Setup of job 7090:
==> flow/design.v <==
module edge_detector (
    input clock,
    input resetn,
    input increment_button,
    input tunning,
    output reg increment_signal
);
reg increment_button_prev;
reg reset_delay;  
always @(posedge clock or negedge resetn) begin
    if (!resetn) begin
        increment_button_prev <= 0;
        increment_signal <= 0;
        reset_delay <= 1'b1;  
    end else begin
        if (reset_delay != 1'b0) begin
            reset_delay <= reset_delay - 1'b1;
            increment_signal <= 0;  
        end else begin
            if (!increment_button_prev && increment_button && tunning) begin
                increment_signal <= 1;  
            end else begin
                increment_signal <= 0;  
            end
        end
        increment_button_prev <= increment_button;  
    end
end
endmodule
module my_counter #
(
    parameter counter_size = 31,
    parameter counter_limit = 32'd50000000
)
(
    input clock,
    input resetn,
    input enable,
    output reg [counter_size:0] counter
);
always @ (posedge clock or negedge resetn)
begin
    if (resetn == 1'b0) begin
        counter <= 'b0;
    end
    else begin
        if (enable == 1'b1) begin
            if (counter == counter_limit) begin
                counter <= 'b0;
            end
            else begin
                counter <= counter + 1'b1;
            end    
        end
        else begin
            counter <= counter;
        end
    end
end
endmodule
module my_signal_pulse #(
	parameter signal_period_one = 32'd50000000
)
(
input clock,
input resetn,
input [31:0] counter, 
output reg signal_gen
);
always @ (posedge clock or negedge resetn)
begin
  if(resetn == 1'b0) begin
    signal_gen <= 1'b0;
   end  
   else begin
	if(counter == signal_period_one) begin
		signal_gen <= 1'b1;
	end
	else begin
		signal_gen <= 1'b0;
	end
   end 
end
endmodule
module my_decoder (
    input clock,
    input resetn,
    input [31:0] seconds_in,
    input [31:0] minutes_in,
    input [31:0] hours_in,
    output reg [47:0] segment_out  
);
function [7:0] digit_to_segment;
    input [3:0] digit;
    case (digit)
        4'd0: digit_to_segment = 8'b11000000;  
        4'd1: digit_to_segment = 8'b11111001;  
        4'd2: digit_to_segment = 8'b10100100;  
        4'd3: digit_to_segment = 8'b10110000;  
        4'd4: digit_to_segment = 8'b10011001;  
        4'd5: digit_to_segment = 8'b10010010;  
        4'd6: digit_to_segment = 8'b10000010;  
        4'd7: digit_to_segment = 8'b11111000;  
        4'd8: digit_to_segment = 8'b10000000;  
        4'd9: digit_to_segment = 8'b10010000;  
        default: digit_to_segment = 8'b11000000;  
    endcase
endfunction
always @(posedge clock or negedge resetn) begin
    if (!resetn) begin
        segment_out <= {digit_to_segment(4'd0), digit_to_segment(4'd0), digit_to_segment(4'd0),
		  digit_to_segment(4'd0), digit_to_segment(4'd0), digit_to_segment(4'd0)};  
    end else begin
        if (seconds_in < 32'd60 && minutes_in < 32'd60 && hours_in < 32'd24) begin
            segment_out[7:0]   <= digit_to_segment(seconds_in % 10);  
            segment_out[15:8]  <= digit_to_segment(seconds_in / 10);  
            segment_out[23:16] <= digit_to_segment(minutes_in % 10);  
            segment_out[31:24] <= digit_to_segment(minutes_in / 10);  
            segment_out[39:32] <= digit_to_segment(hours_in % 10);    
            segment_out[47:40] <= digit_to_segment(hours_in / 10);    
        end else begin
            segment_out <= {digit_to_segment(4'd0), digit_to_segment(4'd0), digit_to_segment(4'd0), 
				digit_to_segment(4'd0), digit_to_segment(4'd0), digit_to_segment(4'd0)}; 
        end
    end
end
endmodule
module my_top_architecture (
    input clock,
    input resetn,
    input tunning,  
    input mode_switch,  
    input increment_button,  
    output wire [47:0] segment_out
);
wire [31:0] main_counter;
wire [31:0] seconds_counter;
wire [31:0] minutes_counter;
wire [31:0] hours_counter;
wire enable_seconds_counter;
wire enable_minutes_counter;
wire enable_hours_counter;
wire increment_signal;  
edge_detector edge_detector_inst (
    .clock(clock),
    .resetn(resetn),
    .increment_button(increment_button),
    .tunning(tunning),
    .increment_signal(increment_signal)
);
my_counter #(
    .counter_size(31),
    .counter_limit(32'd999)  
) main_counter_inst (
    .clock(clock),
    .resetn(resetn),
    .enable(1'b1),  
    .counter(main_counter)
);
my_signal_pulse #(
    .signal_period_one(32'd999)  
) my_signal_pulse_inst (
    .clock(clock),
    .resetn(resetn),
    .counter(main_counter),
    .signal_gen(enable_seconds_counter)  
);
my_counter #(
    .counter_size(31),
    .counter_limit(32'd59)  
) seconds_counter_inst (
    .clock(clock),
    .resetn(resetn),
    .enable(enable_seconds_counter && !tunning),  
    .counter(seconds_counter)
);
assign enable_minutes_counter = (enable_seconds_counter && (seconds_counter == 32'd59) && !tunning);
my_counter #(
    .counter_size(31),
    .counter_limit(32'd59)
) minutes_counter_inst (
    .clock(clock),
    .resetn(resetn),
    .enable(enable_minutes_counter || (increment_signal && mode_switch)),  
    .counter(minutes_counter)
);
assign enable_hours_counter = (enable_minutes_counter && (minutes_counter == 32'd59) && !tunning);
my_counter #(
    .counter_size(31),
    .counter_limit(32'd23)  
) hours_counter_inst (
    .clock(clock),
    .resetn(resetn),
    .enable(enable_hours_counter || (increment_signal && !mode_switch)),  
    .counter(hours_counter)
);
my_decoder my_decoder_inst (
    .clock(clock),
    .resetn(resetn),
    .seconds_in(seconds_counter),
    .minutes_in(minutes_counter),
    .hours_in(hours_counter),
    .segment_out(segment_out)
);
endmodule
make LEC_CHECK=0 CAP_MARGIN=40 CORE_MARGIN=2 CORE_UTILIZATION=66 CTS_CLUSTER_DIAMETER=220 SETUP_SLACK_MARGIN=3.18 SLEW_MARGIN=20 TNS_END_PERCENT=10 finish   # period 12.1 ns
run.sh (not shown) runs the stock make flow with config.mk's settings and CLKGATE_MAP_FILE=.
Completing all stages was not enough for job 7090: its layout failed the final checks because of negative setup slack.
The following lists how job 7545 was set up differently from job 7090:
- PLACE_DENSITY now 0.6, previously not set
- CAP_MARGIN now 20, was 40
- SETUP_SLACK_MARGIN no longer set, was 3.18
- CORE_UTILIZATION now 40, was 66
- CTS_CLUSTER_DIAMETER no longer set, was 220
- TNS_END_PERCENT no longer set, was 10
- the clock period (ns, I/O delays scaled along) now 12.0, was 12.1
Findings:
- Job 7545 ended with every stage complete and zero timing, DRC or antenna violations.
- The non-clock buffer count number comes out lower for job 7545 vs job 7090.
- On area occupied by registers, job 7090 and job 7545 are neck and neck.
- Setup slack in job 7545 is larger than in job 7090.
- The run showing the smaller global-route wire length before repair is job 7545.
- Length in cells of the worst reg-to-reg path, job 7090 and job 7545, higher one = job 7090.
- Of job 7090 and job 7545, the run reporting the higher combined global-route utilization of all metal layers was job 7090.
- Job 7090 → job 7545: share of cell area taken by flip-flops and latches picked up an extra 1.7 points, logic depth of the worst path, buffers included shrank by 5.
diff inputs: job 7545 => job 8125
- CORE_UTILIZATION: 40 -> 72
- ABC_AREA: unset -> 1
- the clock period (ns, I/O delays scaled along): 12.0 -> 16.5
Notes after the runs:
- Job 8125 reports its timing endpoint of the critical path as my_decoder_inst.segment_out[36]$_DFF_PN0_ while job 7545 reports my_decoder_inst.segment_out[4]$_DFF_PN0_.
- Job 8125 ends up with a pin slew with the least headroom to its limit that is 0.017 ns higher than in job 7545.
- Between job 7545 and job 8125, the number of setup buffers added after CTS figures differ only marginally.
- Job 8125 vs. job 7545: least setup slack across all paths after layout +4.43 ns, gate count of the mapped netlist saw a decrease, worst slack on hold paths lost 0.031 ns, aggregate global-route resource usage moved up.
- Job 8125 vs job 7545: clock period minus worst slack up in job 8125
- Of the two candidates, job 7545 has the worse via count and job 8125 the better one.
- Cell count: job 8125 lower than job 7545
The following lists how job 9232 was set up differently from job 8125:
- swapping 72 for 66 in CORE_UTILIZATION
- swapping 16.5 for 12.0 in the clock period (ns, I/O delays scaled along)
- Relative to job 8125, the top achievable clock speed measured on job 9232 has increased by a few percent.
- Both conditions hold for job 9232: the flow ran to the end and the final layout passed the timing, DRC and antenna checks.
- Lower wire length the detailed router placed on met1 was reported by job 8125, not job 9232.


build 42:
Starts from the design.v that is shown in full above.
Settings: LEC_CHECK=0, CAP_MARGIN=20, CORE_MARGIN=2, CORE_UTILIZATION=40, PLACE_DENSITY=0.6, SLEW_MARGIN=20; clock period 15.0 ns.
Build 42 went all the way through the flow, and no timing, DRC or antenna check failed.
Changes in build 96 relative to build 42:
Settings: changing PLACE_DENSITY from 0.6 to 0.35; setting CORE_ASPECT_RATIO to 0.5 for the first time; changing CORE_UTILIZATION from 40 to 66; setting CTS_CLUSTER_SIZE to 63 for the first time; setting CTS_CLUSTER_DIAMETER to 400 for the first time.
The run showing the smaller peak per-stage delay on the critical path is build 96. On first-pass detailed-route iteration total: between build 42 and build 96, it ends up lower for build 42. Compared with build 42, build 96 shows routed wire length lower by about 7%. Compared with build 42, build 96 shows detailed route wirelength on metal3 that has gone up by more than a quarter. Summary: with build 42 as the reference, number of cells on the critical path in build 96 moved up by a few percent.
> inputs changed (build 96 -> build 45)
Settings: swapping 63 for 17 in CTS_CLUSTER_SIZE; putting CELL_PAD_IN_SITES_DETAIL_PLACEMENT at 1 where nothing was set; swapping 20 for 0 in SLEW_MARGIN; putting ABC_AREA at 1 where nothing was set; swapping 0.5 for 1.99 in CORE_ASPECT_RATIO; swapping 66 for 23 in CORE_UTILIZATION; swapping 0.35 for 0.6 in PLACE_DENSITY; swapping 20 for 0 in CAP_MARGIN; putting TNS_END_PERCENT at 45 where nothing was set; putting GPL_TIMING_DRIVEN at 0 where nothing was set; swapping 400 for 381 in CTS_CLUSTER_DIAMETER; putting CELL_PAD_IN_SITES_GLOBAL_PLACEMENT at 3 where nothing was set.
==> results <==
Looking only at worst-case hold slack, and setting everything else aside, the higher value of build 96 and build 45 goes to build 96. Build 45 does better than build 96 on fmax. Multiplexer share of the synthesized area down 3.6 points in build 45 wrt build 96. Relative to build 96, the overall die width of build 45 is lower by 27%. Lower critical path required time goes to build 96 over build 45. Build 45: count of distinct cell types in the synthesized netlist lower than build 96.
#### Input delta (build 35 over build 45)
Settings: clearing CELL_PAD_IN_SITES_GLOBAL_PLACEMENT, which used to be 3; swapping 0 for 20 in CAP_MARGIN; clearing CORE_ASPECT_RATIO, which used to be 1.99; swapping 381 for 149 in CTS_CLUSTER_DIAMETER; clearing CELL_PAD_IN_SITES_DETAIL_PLACEMENT, which used to be 1; clearing TNS_END_PERCENT, which used to be 45; swapping 17 for 99 in CTS_CLUSTER_SIZE; swapping 0 for 20 in SLEW_MARGIN; swapping 23 for 41 in CORE_UTILIZATION; clearing GPL_TIMING_DRIVEN, which used to be 0.
Findings:
Per the comparison of build 35 with build 45, sequential share of layout area +0.95 points, number of diodes ~0 delta, sequential cell count ~0 delta, worst-case setup margin in the final layout +450 ps, signed area change from the synthesized netlist to the final layout -4.6 points.
Compared with build 45, build 35 shows a lower clock buffer count in the final layout.
From build 45 to build 35 the numbers moved as follows: count of plain and timing-repair buffers in the layout now smaller; minimum setup slack among reg-to-reg paths now larger.


Starts from the design.v that is shown in full above.
clock: 3.32 ns
lec_check: 0
abc_area: 0
cap_margin: 20
core_margin: 2
core_utilization: 72
cts_cluster_size: 22
gpl_routability_driven: 1
max_routing_layer: met5
min_routing_layer: met1
place_density_lb_addon: 0.01
setup_slack_margin: 0.88
slew_margin: 5
The baseline failed in clock tree synthesis (4_1_cts) on DPL-0038.
Next try:
- ABC_AREA: 0 -> 1
- CORE_UTILIZATION: 72 -> 61
- CTS_CLUSTER_SIZE: 22 -> not set
- PLACE_DENSITY_LB_ADDON: 0.01 -> 0.05
- SETUP_SLACK_MARGIN: 0.88 -> not set
- clock period: 3.32 -> 3.5 ns (I/O delays scaled with it)
=> The new run did not get past global routing (5_1_grt); synthesized cell count is lower by 16%; area after synthesis is lower by 27%; die area is lower by 14%.
Next try:
- CORE_UTILIZATION: 61 -> 59
- SETUP_SLACK_MARGIN: not set -> 0.49
- SLEW_MARGIN: 5 -> 40
- clock period: 3.5 -> 10.7 ns (I/O delays scaled with it)
The new run finished with setup timing left.
Die size goes up by 3.3%.
Synthesized cell count is unchanged.
Synthesized area is unchanged.


// my_top_architecture: RTL as listed in full above, without the edits since
export LEC_CHECK = 0
export ABC_AREA = 1
export CAP_MARGIN = 20
export CORE_MARGIN = 2
export CORE_UTILIZATION = 66
export PLACE_DENSITY = 0.6
export SETUP_SLACK_MARGIN = 3.14
export SLEW_MARGIN = 40
create_clock -name core_clock -period 12.0 [get_ports {clock}]
The starting point never finished: it broke off in global routing (ODB-0269).
Edit:
ABC_AREA = not set   (was 1)
CORE_UTILIZATION = 65   (was 66)
SETUP_SLACK_MARGIN = not set   (was 3.14)
SLEW_MARGIN = 20   (was 40)
clock period = 10.3 ns   (was 12.0 ns; I/O delays follow)
Result: The changed run died in global routing on DPL-0038; die size climbs by 39%; synthesized cell count climbs by 20%; synthesized area climbs by 38%.


job 2465:
Starts from the design.v that is shown in full above.
clock: 10.7 ns
lec_check: 0
abc_area: 1
cap_margin: 35
core_margin: 6
core_utilization: 38
cts_cluster_diameter: 387
cts_cluster_size: 20
gpl_routability_driven: 0
max_routing_layer: met5
min_routing_layer: met1
place_density_lb_addon: 0.05
setup_slack_margin: -0.95
slew_margin: 5
tns_end_percent: 15
Job 2465 ran in full, but the layout does not pass; the checks complain about setup timing.
The inputs of job 8350 differ from those of job 2465 as listed below.
Settings: PLACE_DENSITY now 0.52, previously not set; CORE_UTILIZATION now 16, was 38; PLACE_DENSITY_LB_ADDON no longer set, was 0.05.
--- outcome ---
Ran to the end and failed final checks on setup timing: job 8350. The worst slack after detailed placement of job 8350 is higher than that of job 2465. Diff job 2465 -> job 8350: detailed-route via count shows an increase of 0.55%, core utilization shows a reduction of 27 points, clock-buffer cell count shows an increase of 1, post-detailed-placement cell area shows an increase of about 5%.
## Diff of input files: job 7765 against job 8350
Settings: swapping 35 for 20 in CAP_MARGIN; swapping 0 for 1 in GPL_ROUTABILITY_DRIVEN; clearing PLACE_DENSITY, which used to be 0.52; swapping 16 for 65 in CORE_UTILIZATION; swapping 20 for 72 in CTS_CLUSTER_SIZE; swapping -0.95 for -0.62 in SETUP_SLACK_MARGIN; clearing TNS_END_PERCENT, which used to be 15; putting PLACE_DENSITY_LB_ADDON at 0.05 where nothing was set; clearing CTS_CLUSTER_DIAMETER, which used to be 387; swapping 6 for 2 in CORE_MARGIN.
Findings:
- From the logs: job 7765 reached the end of the flow and failed the layout checks with setup timing.
- The final critical path time including I/O delays and setup of job 7765 is higher than that of job 8350.
- When job 7765 is set beside job 8350, its die size turns out to be 76% smaller.
diff inputs: job 7765 => job 2067
Settings: a change of GPL_ROUTABILITY_DRIVEN from 1 to 0; a change of CTS_CLUSTER_SIZE from 72 to 93; an added CTS_CLUSTER_DIAMETER of 387; a change of CAP_MARGIN from 20 to 35; an added TNS_END_PERCENT of 15; a change of CORE_MARGIN from 2 to 6; a change of CORE_UTILIZATION from 65 to 38; a change of SETUP_SLACK_MARGIN from -0.62 to -0.95; an added CORE_ASPECT_RATIO of 0.5; an added HOLD_SLACK_MARGIN of 0.3.
[summary]
Job 2067 against job 7765: total wire length after detailed routing went down by about 14%; instance count of the mapped netlist now sits at about the same level.
Job 7765 → job 2067: number of cells upsized or downsized after cts went down, final-report hold violation count did not really move, portion of the clock cycle consumed by the worst path in the final layout went down, total global routing track utilization went down.
Job 2067 had finished all stages when the layout checks came back failing, citing setup timing.
Taking job 7765 as the reference, in job 2067 post-route cell area lost about 0.6%; maximum buffer depth of the clock tree neither gained nor lost much; wire length per cell after detailed routing lost 3.4 um.
Edits applied to the flow inputs when going from job 2067 to job 218:
Settings: HOLD_SLACK_MARGIN no longer set, was 0.3; CAP_MARGIN now 20, was 35; CORE_ASPECT_RATIO no longer set, was 0.5; CTS_CLUSTER_SIZE now 20, was 93; SETUP_SLACK_MARGIN now -0.7, was -0.95; GPL_ROUTABILITY_DRIVEN now 1, was 0.
### Flow results
Job 218: flow complete, layout not clean; failing: setup timing. The lower worst setup slack of job 2067 and job 218 is in job 218. Final cell count: job 2067 vs job 218 — no meaningful difference. Compared to job 2067, job 218 leaves more free space in the core. From job 2067 to job 218 the numbers moved as follows: total met3 wirelength after detailed routing moved up.
Setup changes, job 218 to job 8817
Settings: PLACE_DENSITY now 0.41, previously not set; SLEW_MARGIN now 40, was 5; PLACE_DENSITY_LB_ADDON no longer set, was 0.05; CORE_UTILIZATION now 63, was 38; GPL_ROUTABILITY_DRIVEN now 0, was 1; SETUP_SLACK_MARGIN now -0.95, was -0.7; CAP_MARGIN now 35, was 20.
Findings:
STATUS run=job 8817 STAGES=ALL_DONE FINAL_CHECKS=FAILED CAUSE=setup timing
Job 8817 contains more vias than job 218.
Going from job 218 to job 8817, post-synthesis to final-layout area growth down 3.6 points; global-route usage over all layers grew by 7.1 points; fraction of the cycle the final worst path needs shows an increase of 2.0 points.
[job 8817] die boundary height fell about 20% relative to job 218
